## FreqCounter
module FreqCounter(
	 input clock,
	 input reset,
	 input IPS_left,
     input IPS_mid,
     input IPS_right,
	 input signalleftred,
	 input signalleftblue,
	 input signalrightred,
	 input signalrightblue,	 
	 output right_red,
	 output left_red,
	 output left_forward,
     output left_backward,
     output right_forward,
     output right_backward,
	 output a, b, c, d, e, f, g,  
     output [3:0]an
    );
Size: about 3800 cells after synthesis, about 28000 um^2 of cells after synthesis.
export LEC_CHECK = 0
export ABC_AREA = 1
export CAP_MARGIN = 5
export CORE_MARGIN = 2
export CORE_UTILIZATION = 72
export CTS_CLUSTER_DIAMETER = 359
export CTS_CLUSTER_SIZE = 14
export HOLD_SLACK_MARGIN = -0.08
export SETUP_SLACK_MARGIN = 0.94
export SLEW_MARGIN = 20
create_clock -name core_clock -period 8.15 [get_ports {clock}]
run.sh (not shown) runs the stock make flow with config.mk's settings and CLKGATE_MAP_FILE=.
Change:
==> flow/config.mk (replaced) <==
export PLATFORM = sky130hd
export DESIGN_NAME = FreqCounter
export DESIGN_NICKNAME = FreqCounter
export VERILOG_FILES = /design/flow/design.v
export SDC_FILE = /design/flow/constraint.sdc
export NUM_CORES = 4
export LEC_CHECK = 0
export CAP_MARGIN = 20
export CORE_MARGIN = 2
export CORE_UTILIZATION = 70
export SLEW_MARGIN = 20
==> flow/constraint.sdc (replaced) <==
create_clock -name core_clock -period 6.16 [get_ports {clock}]
set_input_delay 1.2320 -clock core_clock [delete_from_list [all_inputs] [get_ports {clock}]]
set_output_delay 1.2320 -clock core_clock [all_outputs]
set_load 0.01 [all_outputs]
After rerunning:
- The new run finished but fails on setup timing
- sequential share of layout area shrinks by 0.61 points
- wire length is lower by a few percent
- total power went down by a few percent
- area after synthesis drops by a little under a tenth
- cell count fell by about a fifth
- die area drops by a few percent
- cell area climbs by a few percent
- worst setup slack got worse by 1.4 ns
- synthesized cell count goes down by a quarter to a third
Change:
--- a/flow/config.mk
+++ b/flow/config.mk
@@ -10 +10 @@
-export CORE_UTILIZATION = 70
+export CORE_UTILIZATION = 40
==> flow/constraint.sdc (replaced) <==
create_clock -name core_clock -period 8.07 [get_ports {clock}]
set_input_delay 1.6140 -clock core_clock [delete_from_list [all_inputs] [get_ports {clock}]]
set_output_delay 1.6140 -clock core_clock [all_outputs]
set_load 0.01 [all_outputs]
Now the flow completed without violations. Global-route usage came out lower by 15 points. Area after synthesis is unchanged. Worst setup slack improves by 0.86 ns. Count of clock-buffer cells in the layout rises by 9. Maximum frequency goes down by 14%. Wire length decreases by about 5.5%. Via count drops by about 6%. Utilization shrinks by 38 points.
Change:
--- a/flow/config.mk
+++ b/flow/config.mk
@@ -10 +10,3 @@
-export CORE_UTILIZATION = 40
+export CORE_UTILIZATION = 72
+export PLACE_DENSITY_LB_ADDON = 0.01
+export SETUP_SLACK_MARGIN = 1.92
==> flow/constraint.sdc (replaced) <==
create_clock -name core_clock -period 7.07 [get_ports {clock}]
set_input_delay 1.4140 -clock core_clock [delete_from_list [all_inputs] [get_ports {clock}]]
set_output_delay 1.4140 -clock core_clock [all_outputs]
set_load 0.01 [all_outputs]
Outcome:
- count of clock-buffer cells in the layout drops by 5
- final cell count drops by 8.3%
- total power climbs by 13%
Change:
--- a/flow/config.mk
+++ b/flow/config.mk
@@ -7,0 +8 @@
+export ABC_AREA = 1
@@ -10,3 +11 @@
-export CORE_UTILIZATION = 72
-export PLACE_DENSITY_LB_ADDON = 0.01
-export SETUP_SLACK_MARGIN = 1.92
+export CORE_UTILIZATION = 67
==> flow/constraint.sdc (replaced) <==
create_clock -name core_clock -period 4.82 [get_ports {clock}]
set_input_delay 0.9640 -clock core_clock [delete_from_list [all_inputs] [get_ports {clock}]]
set_output_delay 0.9640 -clock core_clock [all_outputs]
set_load 0.01 [all_outputs]
Result: Now the flow finished but failed the layout checks on setup timing. Power came out higher to 2.7 times its value. Register-to-register slack degrades by 1.1 ns. Setup slack degrades by 1.1 ns. Sequential cell count does not change. Final area came out higher by roughly a tenth. Synthesized cell count came out higher by a quarter to a third. Wire length came out higher by a quarter to a third.
Change:
--- a/flow/config.mk
+++ b/flow/config.mk
@@ -8 +7,0 @@
-export ABC_AREA = 1
@@ -11 +10,2 @@
-export CORE_UTILIZATION = 67
+export CORE_UTILIZATION = 70
+export CTS_CLUSTER_SIZE = 22
==> flow/constraint.sdc (replaced) <==
create_clock -name core_clock -period 6.16 [get_ports {clock}]
set_input_delay 1.2320 -clock core_clock [delete_from_list [all_inputs] [get_ports {clock}]]
set_output_delay 1.2320 -clock core_clock [all_outputs]
set_load 0.01 [all_outputs]
=>
- The changed run completed and failed the layout checks on setup timing
- total power came out lower by 56%
- worst setup slack gets better by 0.54 ns
- cell area goes down by 11%
- fmax goes down by 13%
- utilization rose by 1.8 points
- sequential power goes down by 29%
- critical path depth falls by 3
- hold slack gets better by 0.0063 ns
- routed wire length drops by 18%
- cell count falls by 25%
- count of clock-buffer cells in the layout shrinks by 3
Power is estimated from default activity; no workload was simulated.
